==> run X <==
==> flow/design.v <==
module alu_top(clk, a, b, op, out, carry_out, over_flow, zero);
input clk;
input [31:0] a, b;
input [2:0] op;
output reg [31:0] out;
output reg carry_out, over_flow, zero;
reg [31:0] a_r, b_r;
reg [2:0] op_r;
wire [31:0] alu_out;
wire alu_carry_out, alu_over_flow, alu_zero;
ALU alu_core(a_r, b_r, op_r, alu_out, alu_carry_out, alu_over_flow, alu_zero);
always @(posedge clk) begin
	a_r <= a;
	b_r <= b;
	op_r <= op;
	out <= alu_out;
	carry_out <= alu_carry_out;
	over_flow <= alu_over_flow;
	zero <= alu_zero;
end
endmodule

module xorgate(a, b, out);
output[31:0] out;
input wire[31:0] a, b;
generate  
genvar index;
for (index = 0; index<32; index = index + 1)
	begin: xorgen
		xor xor1(out[index], a[index], b[index]);
	end
endgenerate
endmodule
module andgate(a, b, out);
output[31:0] out;
input[31:0] a, b;
generate  
genvar index;
for (index = 0; index<32; index = index + 1)
	begin: andgen
		and and1(out[index], a[index], b[index]);  
	end
endgenerate
endmodule
module orgate(a, b, out);
output[31:0] out;
input[31:0] a, b;
generate  
genvar index;
for (index = 0; index<32; index = index + 1)
	begin: orgen
		or or1(out[index], a[index], b[index]);
	end
endgenerate
endmodule
module adder(sum, carryout, a, b, carryin);
output sum, carryout;
input a, b, carryin;
xor sumbit(sum, a, b, carryin);
and bc(b_c, b, carryin);
and ac(a_c, a, carryin);
and ab(a_b, a, b);
or cout(carryout, b_c, a_c, a_b);
endmodule
module adder32Bit(addo, carryout, over_flow, A, B, carry_in);
output[31:0] addo;  
output carryout;  
output over_flow;  
input[31:0] A;  
input[31:0] B;  
input carry_in;
wire[31:0] carry_oarray;
adder adder_init (addo[0], carry_oarray[0], A[0], B[0], carry_in);
adder adder1 (addo[1], carry_oarray[1], A[1], B[1], carry_oarray[0]);
generate  
genvar index;
for (index = 2; index<32; index = index + 1)
	begin: add32b
	adder addergen (addo[index], carry_oarray[index], A[index], B[index], carry_oarray[index-1]);
	end
endgenerate
assign carryout = carry_oarray[31];
wire abxor, abcoutxor;
xor xor1(abxor, A[31], B[31]);
xor xor2(abcoutxor, carryout, abxor);
xor xor3(over_flow, addo[31], abcoutxor);
endmodule 
module slt(sum, overflow, slto);
input[31:0] sum;
input overflow;
output slto;
xor slt_xor(slto, sum[31], overflow);
endmodule
module structuralMultiplexer(out, mux_command, ando, oro, xoro, addo, slto);
output[31:0] out;
input[2:0] mux_command;  
input[31:0] ando;  
input[31:0] oro;  
input[31:0] xoro;  
input[31:0] addo;  
input slto;  
wire[2:0] inv_command;
wire[31:0] enableand, enableor, enablexor, enableadd;  
wire enableslt;  
not notCommand0(inv_command[0], mux_command[0]);  
not notCommand1(inv_command[1], mux_command[1]);
not notCommand2(inv_command[2], mux_command[2]);
and slt_and(enableslt, slto, inv_command[2], mux_command[1], inv_command[0]);
generate
genvar index;
for (index = 0; index<32; index = index + 1)
	begin: muxgen 
		and ando_and(enableand[index], ando[index], inv_command[2], mux_command[1], mux_command[0]);  
		and oro_and(enableor[index], oro[index], mux_command[2], inv_command[1], inv_command[0]);  
		and xoro_and(enablexor[index], xoro[index], inv_command[2], inv_command[1], mux_command[0]);  
		and addo_and(enableadd[index], addo[index], inv_command[2], inv_command[1], inv_command[0]);  
		or or1(out[index], enableand[index],  enableor[index], enablexor[index], enableadd[index], enableslt);  
	end
endgenerate
endmodule
module LUT(mux_command, a_inv, b_inv, carry_in, allow_overflow, addr);
output reg[2:0] mux_command;
output reg a_inv;
output reg b_inv;
output reg carry_in;
output reg allow_overflow;
input[2:0] addr;
always @ (addr) begin
	case(addr)
	3'd0: begin mux_command = 3'b000; a_inv = 0; b_inv = 0; carry_in = 0; allow_overflow = 1; end  
	3'd1: begin mux_command = 3'b000; a_inv = 0; b_inv = 1; carry_in = 1; allow_overflow = 1; end  
	3'd2: begin mux_command = 3'b001; a_inv = 0; b_inv = 0; carry_in = 0; allow_overflow = 1; end  
	3'd3: begin mux_command = 3'b010; a_inv = 0; b_inv = 1; carry_in = 1; allow_overflow = 0; end  
	3'd4: begin mux_command = 3'b011; a_inv = 0; b_inv = 0; carry_in = 0; allow_overflow = 1; end  
	3'd6: begin mux_command = 3'b011; a_inv = 1; b_inv = 1; carry_in = 0; allow_overflow = 1; end  
	3'd7: begin mux_command = 3'b100; a_inv = 0; b_inv = 0; carry_in = 0; allow_overflow = 1; end  
	3'd5: begin mux_command = 3'b100; a_inv = 1; b_inv = 1; carry_in = 0; allow_overflow = 1; end  
default: $display("Please check inputs");
endcase
end
endmodule
module ALU(a, b, addr, out, carry_out, over_flow, zero);
input[31:0] a, b;
input[2:0] addr;  
output[31:0] out;
output carry_out, over_flow, zero;
wire carry_in, b_inv;  
wire a_inv, allow_overflow;  
wire[2:0] mux_command;
wire[31:0] A, B;  
wire[31:0] addo, xoro, ando, oro;
wire slto;
LUT lookuptable(mux_command, a_inv, b_inv, carry_in, allow_overflow, addr);
generate
genvar index;
for (index = 0; index<32; index = index + 1)
	begin: abinv_gen
		xor a_invgen(A[index], a[index], a_inv);  
		xor b_invgen(B[index], b[index], b_inv);  
	end
endgenerate
andgate and_gate(A, B, ando);  
orgate or_gate(A, B, oro);  
xorgate xor_gate(A, B, xoro);  
adder32Bit add_gate(addo, carry_out, over_flow, A, B, carry_in);  
slt slt_gate(addo, over_flow, slto);
and allowoverflow_and(overflow, over_flow, allow_overflow);
structuralMultiplexer mux_structure(out, mux_command, ando, oro, xoro, addo, slto);
wire[31:0] equal;
generate  
genvar index1;
for (index1 = 0; index1 <32; index1 = index1+1)begin
                nor nor1(equal[index1], out[index1], 0);
end
endgenerate
and and1(zero, equal[0], equal[1], equal[2], equal[3],equal[4],equal[5],equal[6],equal[7],equal[8],equal[9],equal[10],equal[11],equal[12],equal[13],equal[14],equal[15],equal[16],equal[17],equal[18],equal[19],equal[20],equal[21],equal[22],equal[23],equal[24],equal[25],equal[26],equal[27],equal[28],equal[29],equal[30],equal[31]);
endmodule
==> flow/run.sh <==
#!/bin/bash
# the make line also repeats each setting of config.mk as NAME=value (left out here)
make -C /OpenROAD-flow-scripts/flow DESIGN_CONFIG=/design/flow/config.mk WORK_HOME=/design/flow/orfs CLKGATE_MAP_FILE= finish
==> flow/config.mk <==
export PLATFORM = sky130hd
export DESIGN_NAME = alu_top
export DESIGN_NICKNAME = alu_top
export VERILOG_FILES = /design/flow/design.v
export SDC_FILE = /design/flow/constraint.sdc
export NUM_CORES = 4
export LEC_CHECK = 0
export ABC_AREA = 1
export CAP_MARGIN = 20
export CORE_ASPECT_RATIO = 1.15
export CORE_MARGIN = 7
export CORE_UTILIZATION = 71
export CTS_CLUSTER_DIAMETER = 328
export CTS_CLUSTER_SIZE = 82
export GPL_TIMING_DRIVEN = 0
export SLEW_MARGIN = 20
export TNS_END_PERCENT = 5
==> flow/constraint.sdc <==
create_clock -name core_clock -period 23.6 [get_ports {clk}]
set_input_delay 4.7200 -clock core_clock [delete_from_list [all_inputs] [get_ports {clk}]]
set_output_delay 4.7200 -clock core_clock [all_outputs]
set_load 0.01 [all_outputs]
==> inputs of run F, as changes to run X <==
ABC_AREA = default   (was 1)
CORE_ASPECT_RATIO = default   (was 1.15)
CORE_MARGIN = 2   (was 7)
CORE_UTILIZATION = 58   (was 71)
CTS_CLUSTER_DIAMETER = default   (was 328)
CTS_CLUSTER_SIZE = default   (was 82)
GPL_TIMING_DRIVEN = default   (was 0)
TNS_END_PERCENT = default   (was 5)
==> flow/constraint.sdc (replaced) <==
create_clock -name core_clock -period 7.88 [get_ports {clk}]
set_input_delay 1.5760 -clock core_clock [delete_from_list [all_inputs] [get_ports {clk}]]
set_output_delay 1.5760 -clock core_clock [all_outputs]
set_load 0.01 [all_outputs]
==> notes.md <==
Reports from this run.

- The area of all sequential standard cells is 2110 um^2.
- The overall via count from detail_route is 5144.
- In this run the worst path has a maximum fanout of 3.
- The final-report setup violation count reads 35.
- The power attributed to combinational cells is 0.000970 W.
- The worst setup slack before clock tree synthesis is -5.53 ns.
- The multiplexer share of the synthesized area reads 3.61%.
- The layout checks failed on negative setup slack.
- The worst path setup slack after routing is -5.45 ns.
- The run finished, with violations left.
the above is filed under run F

==> notes.md <==
Reports from this run.

- The first global-routing pass estimated 30400 um of wire.
- The power attributed to combinational cells is 0.000256 W.
- The flow ran to the end and the layout has no timing, DRC or antenna violations.
- The top cell type by total area after synthesis reads sky130_fd_sc_hd__dfxtp_1.
- The worst setup slack before clock tree synthesis reads 6.94 ns.
- The number of buffers inserted by post-CTS setup repair reads 0.
- The critical path is of the flop to flop type.
- In the post-route analysis, the smallest setup slack over all paths is 6.49 ns.
- The critical path maximum fanout is 10.
- The kind of start point of the critical path reads a flop.
- The final timing report counts setup violations totalling 0.
- After layout, the inverter instance count without clock inverters stands at 101.
- Global routing put the most usage on met2.
- Detailed routing inserted a total of 5487 vias.
- Measured against the total synthesized area, the mux share comes to 0%.
- The setup TNS is 0 ns.
- The count of non-CTS buffers in the layout is 132.
the above is filed under run X

Power and IR drop assume default switching activity.
